==> lagoon: inputs <==
// blockRunner
module blockRunner(
    input wire CLK,              
    input wire RST_BTN,          
    output wire VGA_HS_O,        
    output wire VGA_VS_O,        
    output reg [3:0] VGA_R,      
    output reg [3:0] VGA_G,      
    output reg [3:0] VGA_B,      
    output wire a, ba, c, d, e, f, g,
    output wire a1, ba1, c1, d1, e1, f1, g1,
    output wire a2, ba2, c2, d2, e2, f2, g2,
    output wire a3, ba3, c3, d3, e3, f3, g3,
    input SW0,
    input KEY0,
    input KEY1,
    input KEY2,
    input KEY3
    );
make LEC_CHECK=0 CAP_MARGIN=5 CELL_PAD_IN_SITES_DETAIL_PLACEMENT=2 CELL_PAD_IN_SITES_GLOBAL_PLACEMENT=0 CORE_MARGIN=8 CORE_UTILIZATION=68 CTS_CLUSTER_DIAMETER=291 MAX_ROUTING_LAYER=met4 MIN_ROUTING_LAYER=met2 PLACE_DENSITY_LB_ADDON=0.05 SLEW_MARGIN=20 TNS_END_PERCENT=60 finish   # period 14.9 ns
run.sh (not shown) runs the stock make flow with config.mk's settings and CLKGATE_MAP_FILE=.
==> indigo (differences from lagoon) <==
ABC_AREA = 1   (was not set)
CAP_MARGIN = 20   (was 5)
CELL_PAD_IN_SITES_DETAIL_PLACEMENT = not set   (was 2)
CELL_PAD_IN_SITES_GLOBAL_PLACEMENT = not set   (was 0)
CORE_MARGIN = 2   (was 8)
CORE_UTILIZATION = 70   (was 68)
CTS_CLUSTER_DIAMETER = not set   (was 291)
CTS_CLUSTER_SIZE = 16   (was not set)
MAX_ROUTING_LAYER = not set   (was met4)
MIN_ROUTING_LAYER = not set   (was met2)
PLACE_DENSITY_LB_ADDON = 0.29   (was 0.05)
SETUP_SLACK_MARGIN = -0.27   (was not set)
TNS_END_PERCENT = not set   (was 60)
==> flow/constraint.sdc (replaced) <==
create_clock -name core_clock -period 4.64 [get_ports {CLK}]
set_input_delay 0.9280 -clock core_clock [delete_from_list [all_inputs] [get_ports {CLK}]]
set_output_delay 0.9280 -clock core_clock [all_outputs]
set_load 0.01 [all_outputs]
==> sierra (differences from lagoon) <==
CAP_MARGIN = 20   (was 5)
CELL_PAD_IN_SITES_DETAIL_PLACEMENT = not set   (was 2)
CELL_PAD_IN_SITES_GLOBAL_PLACEMENT = not set   (was 0)
CORE_MARGIN = 2   (was 8)
CORE_UTILIZATION = 70   (was 68)
CTS_CLUSTER_DIAMETER = not set   (was 291)
CTS_CLUSTER_SIZE = 47   (was not set)
MAX_ROUTING_LAYER = not set   (was met4)
MIN_ROUTING_LAYER = not set   (was met2)
PLACE_DENSITY_LB_ADDON = not set   (was 0.05)
SETUP_SLACK_MARGIN = 0.65   (was not set)
TNS_END_PERCENT = not set   (was 60)
==> flow/constraint.sdc (replaced) <==
create_clock -name core_clock -period 4.45 [get_ports {CLK}]
set_input_delay 0.8900 -clock core_clock [delete_from_list [all_inputs] [get_ports {CLK}]]
set_output_delay 0.8900 -clock core_clock [all_outputs]
set_load 0.01 [all_outputs]
==> notes <==
In area after synthesis, lagoon and sierra do not differ.
Die size, lowest first: sierra, indigo, lagoon.
sierra died in global routing (5_1_grt) (GRT-0232). indigo completed, yet does not pass: setup timing. lagoon ended with an error in detailed placement (3_5_place_dp).
Of indigo and sierra, indigo has the higher synthesized cell count (gap 20%, measured against sierra).


==> run P: inputs <==
Starting RTL as in the previous note.
export LEC_CHECK = 0
export ABC_AREA = 1
export CAP_MARGIN = 0
export CORE_MARGIN = 2
export CORE_UTILIZATION = 70
export CTS_CLUSTER_SIZE = 73
export HOLD_SLACK_MARGIN = -0.1
export SETUP_SLACK_MARGIN = 1.18
export SLEW_MARGIN = 20
create_clock -name core_clock -period 4.62 [get_ports {CLK}]
==> run B (differences from run P) <==
ABC_AREA = default   (was 1)
CAP_MARGIN = 20   (was 0)
CORE_UTILIZATION = 66   (was 70)
CTS_CLUSTER_SIZE = 47   (was 73)
HOLD_SLACK_MARGIN = default   (was -0.1)
SETUP_SLACK_MARGIN = default   (was 1.18)
==> flow/constraint.sdc (replaced) <==
create_clock -name core_clock -period 6.75 [get_ports {CLK}]
set_input_delay 1.3500 -clock core_clock [delete_from_list [all_inputs] [get_ports {CLK}]]
set_output_delay 1.3500 -clock core_clock [all_outputs]
set_load 0.01 [all_outputs]
==> comparison table <==
| item | run P | run B |
|---|---|---|
| Outcome | finished with violations | no timing/DRC/antenna violations |
| Layout check failures | negative setup slack | - |
| Non-clock buffer contribution to total cell area | 0.0874 | 0.0358 |
| R2r worst-path depth | 22 | 17 |
| Number of tap instances | 468 | 511 |
| Register area share after synthesis | 0.348 | 0.356 |
| Required @ worst endpoint | 3700 ps | 5400 ps |
| Synthesized area divided by synthesized cell count | 7.67 µm² | 8.98 µm² |
| Final standard cell utilization of the core | 0.849 | 0.743 |
| Die Ht | 196 µm | 200 µm |
| Last element of the critical path | VGA_R[2] | VGA_B[2] |
| Adder Area Share | 0.158 | 0.168 |
| Synthesized-area fraction occupied by ao, oa, aoi and oai cells | 0.115 | 0.158 |
| Crit path DAT | 4700 ps | 5210 ps |
| Count of tool warnings | 62 | 59 |
| Multi-input gate share of the layout cell area | 0.500 | 0.540 |
| Total non-filler cell area in the finished layout | 31000 µm² | 28000 µm² |
| Routability congestion estimate | 1.01 | 1.02 |
| Beginning of the worst register-to-register path | b2X[4] | display.h_count[6] |
| Share of the core filled by cells before placement | 0.709 | 0.672 |


==> 10-17 <==
blockRunner again, from the RTL that the note above started with.
clock: 6.06 ns
lec_check: 0
abc_area: 1
cap_margin: 20
cell_pad_in_sites_global_placement: 3
core_margin: 2
core_utilization: 71
cts_cluster_diameter: 23
min_routing_layer: met2
setup_slack_margin: 0.81
slew_margin: 35
tns_end_percent: 60
==> 04-10: changes against 10-17 <==
Settings changed: CAP_MARGIN 20 to 15, CELL_PAD_IN_SITES_GLOBAL_PLACEMENT 3 to not set, CORE_UTILIZATION 71 to 72, CTS_CLUSTER_DIAMETER 23 to not set, CTS_CLUSTER_SIZE set to 72, HOLD_SLACK_MARGIN set to 0.06, MIN_ROUTING_LAYER met2 to not set, PLACE_DENSITY set to 0.73, SETUP_SLACK_MARGIN 0.81 to 1.29, SLEW_MARGIN 35 to 20, TNS_END_PERCENT 60 to 40.
==> flow/constraint.sdc (replaced) <==
create_clock -name core_clock -period 5.11 [get_ports {CLK}]
set_input_delay 1.0220 -clock core_clock [delete_from_list [all_inputs] [get_ports {CLK}]]
set_output_delay 1.0220 -clock core_clock [all_outputs]
set_load 0.01 [all_outputs]
==> 08-08: changes against 10-17 <==
Settings changed: CAP_MARGIN 20 to 10, CELL_PAD_IN_SITES_GLOBAL_PLACEMENT 3 to not set, CORE_UTILIZATION 71 to 70, CTS_CLUSTER_DIAMETER 23 to not set, CTS_CLUSTER_SIZE set to 75, HOLD_SLACK_MARGIN set to -0.09, MIN_ROUTING_LAYER met2 to not set, SETUP_SLACK_MARGIN 0.81 to -0.26, SLEW_MARGIN 35 to 20, TNS_END_PERCENT 60 to not set.
==> flow/constraint.sdc (replaced) <==
create_clock -name core_clock -period 4.62 [get_ports {CLK}]
set_input_delay 0.9240 -clock core_clock [delete_from_list [all_inputs] [get_ports {CLK}]]
set_output_delay 0.9240 -clock core_clock [all_outputs]
set_load 0.01 [all_outputs]
==> 01-11: changes against 10-17 <==
Settings changed: ABC_AREA 1 to 0, CELL_PAD_IN_SITES_GLOBAL_PLACEMENT 3 to not set, CORE_ASPECT_RATIO set to 0.87, CORE_UTILIZATION 71 to 72, CTS_CLUSTER_DIAMETER 23 to not set, CTS_CLUSTER_SIZE set to 34, HOLD_SLACK_MARGIN set to 0.29, MIN_ROUTING_LAYER met2 to not set, PLACE_DENSITY_LB_ADDON set to 0.0, SETUP_SLACK_MARGIN 0.81 to 3.15, SLEW_MARGIN 35 to 20, TNS_END_PERCENT 60 to not set.
==> flow/constraint.sdc (replaced) <==
create_clock -name core_clock -period 11.3 [get_ports {CLK}]
set_input_delay 2.2600 -clock core_clock [delete_from_list [all_inputs] [get_ports {CLK}]]
set_output_delay 2.2600 -clock core_clock [all_outputs]
set_load 0.01 [all_outputs]
==> comparison <==
Register-to-register slack: 08-08 is lower than 01-11 (5900 ps). Against 08-08, the setup slack of 04-10 is higher by 500 ps. Total power: 08-08 is larger than 04-10 (6.7%). 08-08 finished but failed the layout checks on setup timing. 01-11 produced a clean layout. 04-10 ran to the end with violations: setup timing. 10-17 never finished: it broke off in global placement without I/O. Sequential share of layout area: 04-10 < 08-08 < 01-11. Synthesized area is the same in 08-08 and 04-10. Die size, highest first: 08-08, 10-17, 04-10, 01-11.


==> job 1291: inputs <==
Starting RTL as in the previous note.
export LEC_CHECK = 0
export ABC_AREA = 1
export CAP_MARGIN = 25
export CELL_PAD_IN_SITES_DETAIL_PLACEMENT = 2
export CELL_PAD_IN_SITES_GLOBAL_PLACEMENT = 2
export CORE_ASPECT_RATIO = 0.6
export CORE_MARGIN = 7
export CORE_UTILIZATION = 40
export CTS_CLUSTER_SIZE = 84
export GPL_ROUTABILITY_DRIVEN = 0
export GPL_TIMING_DRIVEN = 0
export MAX_ROUTING_LAYER = met5
export SETUP_SLACK_MARGIN = 0.16
export SLEW_MARGIN = 0
export TNS_END_PERCENT = 15
create_clock -name core_clock -period 10.0 [get_ports {CLK}]
==> inputs of job 7103, as changes to job 1291 <==
ABC_AREA = default   (was 1)
CAP_MARGIN = 20   (was 25)
CELL_PAD_IN_SITES_DETAIL_PLACEMENT = default   (was 2)
CELL_PAD_IN_SITES_GLOBAL_PLACEMENT = default   (was 2)
CORE_ASPECT_RATIO = default   (was 0.6)
CORE_MARGIN = 2   (was 7)
CORE_UTILIZATION = 9   (was 40)
CTS_CLUSTER_SIZE = default   (was 84)
GPL_ROUTABILITY_DRIVEN = default   (was 0)
GPL_TIMING_DRIVEN = default   (was 0)
MAX_ROUTING_LAYER = default   (was met5)
SETUP_SLACK_MARGIN = default   (was 0.16)
SLEW_MARGIN = 20   (was 0)
TNS_END_PERCENT = default   (was 15)
==> flow/constraint.sdc (replaced) <==
create_clock -name core_clock -period 10.9 [get_ports {CLK}]
set_input_delay 2.1800 -clock core_clock [delete_from_list [all_inputs] [get_ports {CLK}]]
set_output_delay 2.1800 -clock core_clock [all_outputs]
set_load 0.01 [all_outputs]
==> results <==
Of job 1291 and job 7103, job 1291 has the higher utilization (gap 34 points). Against job 1291, the synthesized cell count of job 7103 is smaller by 16%. Between job 7103 and job 1291, the lower clock-buffer cell count is in job 7103 (gap 7). In job 7103 the cell count is larger than in job 1291, by 51%.
==> figures <==
Cell Pwr Density: job 1291 294 nW/um2; job 7103 227 nW/um2
Run status: job 1291 no timing/DRC/antenna violations; job 7103 no timing/DRC/antenna violations
Clock-pin slew reported for the worst setup and hold paths after clock tree synthesis: job 1291 0.07 ns; job 7103 0.06 ns
Setup crit end: job 1291 VGA_B[3]; job 7103 VGA_R[2]
Core Box Area: job 1291 64,200 um2; job 7103 280,000 um2
WL met1: job 1291 48.4 mm; job 7103 32.7 mm
Global-route usage over all layers: job 1291 27.4%; job 7103 4.70%
Pint: job 1291 4.45 mW; job 7103 4.13 mW
Post-route worst setup slack: job 1291 2.15 ns; job 7103 2.36 ns
Cell area after layout: job 1291 29,100 um2; job 7103 31,800 um2


==> v34: inputs <==
Starting RTL as in the previous note.
==> flow/config.mk <==
export PLATFORM = sky130hd
export DESIGN_NAME = blockRunner
export DESIGN_NICKNAME = blockRunner
export VERILOG_FILES = /design/flow/design.v
export SDC_FILE = /design/flow/constraint.sdc
export NUM_CORES = 4
export LEC_CHECK = 0
export CAP_MARGIN = 15
export CELL_PAD_IN_SITES_DETAIL_PLACEMENT = 2
export CORE_MARGIN = 8
export CORE_UTILIZATION = 68
export CTS_CLUSTER_DIAMETER = 291
export MAX_ROUTING_LAYER = met4
export MIN_ROUTING_LAYER = met1
export PLACE_DENSITY_LB_ADDON = 0.05
export SLEW_MARGIN = 20
export TNS_END_PERCENT = 60
==> flow/constraint.sdc <==
create_clock -name core_clock -period 10.0 [get_ports {CLK}]
set_input_delay 2.0000 -clock core_clock [delete_from_list [all_inputs] [get_ports {CLK}]]
set_output_delay 2.0000 -clock core_clock [all_outputs]
set_load 0.01 [all_outputs]
==> v31 (differences from v34) <==
Settings changed: CAP_MARGIN 15 to 20, CELL_PAD_IN_SITES_DETAIL_PLACEMENT 2 to unset, CORE_MARGIN 8 to 2, CORE_UTILIZATION 68 to 40, CTS_CLUSTER_DIAMETER 291 to unset, MAX_ROUTING_LAYER met4 to unset, MIN_ROUTING_LAYER met1 to unset, PLACE_DENSITY_LB_ADDON 0.05 to unset, TNS_END_PERCENT 60 to unset.
==> flow/constraint.sdc (replaced) <==
create_clock -name core_clock -period 8.31 [get_ports {CLK}]
set_input_delay 1.6620 -clock core_clock [delete_from_list [all_inputs] [get_ports {CLK}]]
set_output_delay 1.6620 -clock core_clock [all_outputs]
set_load 0.01 [all_outputs]
==> qor.yml <==
status: "no timing/DRC/antenna violations"
regArea_mm2: 0.00901
num_rows: 92
drt_wl_total_um: 69400
core_mm2: 0.0629
initial_utilization_pct: 40.3
dieArea_mm2: 0.0654
gp_congestion: 0.915
die_width_um: 256
fin_nets: 3187
slew_headroom_pct: 29.6
The numbers above come from v31.

==> qor.yml <==
status: "aborted with a tool error"
ys_cells: 2824
adder_share_pct: 16.8
lastStage: "detailed placement"
core_mm2: 0.0367
die_width_um: 209
tool.error: "[ERROR DPL-0033] detailed placement checks failed during check placement."
num_rows: 70
dieArea_mm2: 0.0437
xor_area_share_pct: 6.63
gp_congestion: 1.04
The numbers above come from v34.



==> inputs of 02-27 <==
blockRunner again, from the RTL that the note above started with.
==> flow/design.v (excerpt) <==
module blockRunner(
    input wire CLK,              
    input wire RST_BTN,          
    output wire VGA_HS_O,        
    output wire VGA_VS_O,        
    output reg [3:0] VGA_R,      
    output reg [3:0] VGA_G,      
    output reg [3:0] VGA_B,      
    output wire a, ba, c, d, e, f, g,
    output wire a1, ba1, c1, d1, e1, f1, g1,
    output wire a2, ba2, c2, d2, e2, f2, g2,
    output wire a3, ba3, c3, d3, e3, f3, g3,
    input SW0,
    input KEY0,
    input KEY1,
    input KEY2,
    input KEY3
    );
Settings: LEC_CHECK=0, CAP_MARGIN=15, CORE_MARGIN=2, CORE_UTILIZATION=68, CTS_CLUSTER_SIZE=47, HOLD_SLACK_MARGIN=-0.04, SETUP_SLACK_MARGIN=1.15, SLEW_MARGIN=20; clock period 4.65 ns.
==> 03-06: changes against 02-27 <==
CAP_MARGIN = 5   (was 15)
CELL_PAD_IN_SITES_DETAIL_PLACEMENT = 2   (was unset)
CELL_PAD_IN_SITES_GLOBAL_PLACEMENT = 3   (was unset)
CORE_MARGIN = 8   (was 2)
CTS_CLUSTER_DIAMETER = 291   (was unset)
CTS_CLUSTER_SIZE = unset   (was 47)
HOLD_SLACK_MARGIN = unset   (was -0.04)
MAX_ROUTING_LAYER = met4   (was unset)
MIN_ROUTING_LAYER = met1   (was unset)
PLACE_DENSITY_LB_ADDON = 0.05   (was unset)
SETUP_SLACK_MARGIN = unset   (was 1.15)
TNS_END_PERCENT = 60   (was unset)
==> flow/constraint.sdc (replaced) <==
create_clock -name core_clock -period 14.9 [get_ports {CLK}]
set_input_delay 2.9800 -clock core_clock [delete_from_list [all_inputs] [get_ports {CLK}]]
set_output_delay 2.9800 -clock core_clock [all_outputs]
set_load 0.01 [all_outputs]
==> qor summary <==
item                                                                03-06                       02-27
Outcome                                         aborted with a tool error  complete, but fails checks
Failing step                                         3_1_place_gp_skip_io                           -
Layout check failures                                                   -                setup timing
Simple-gate area share of the yosys netlist                        18.85%                      18.85%
Die span in y                                                    209.1 µm                    197.1 µm
Adder-cell share of the synthesized area                           16.79%                      16.79%
Cell area after synthesis                                      25,360 µm²                  25,360 µm²
Die X                                                            209.1 µm                    197.1 µm
FFs w/ async S/R, synth                                            2.108%                      2.108%
Syn avg cell area                                               8.979 µm²                   8.979 µm²
Complex Gates by Area                                              15.83%                      15.83%
Flip-flop and latch count after synthesis                             332                         332
Die ar.                                                        43,720 µm²                  38,850 µm²
Dominant cell type by area after synthesis      sky130_fd_sc_hd__edfxtp_1   sky130_fd_sc_hd__edfxtp_1
Number of synthesized flops with an enable pin                        233                         233
Power figures rest on the tool's default switching activity, not on a simulated workload.
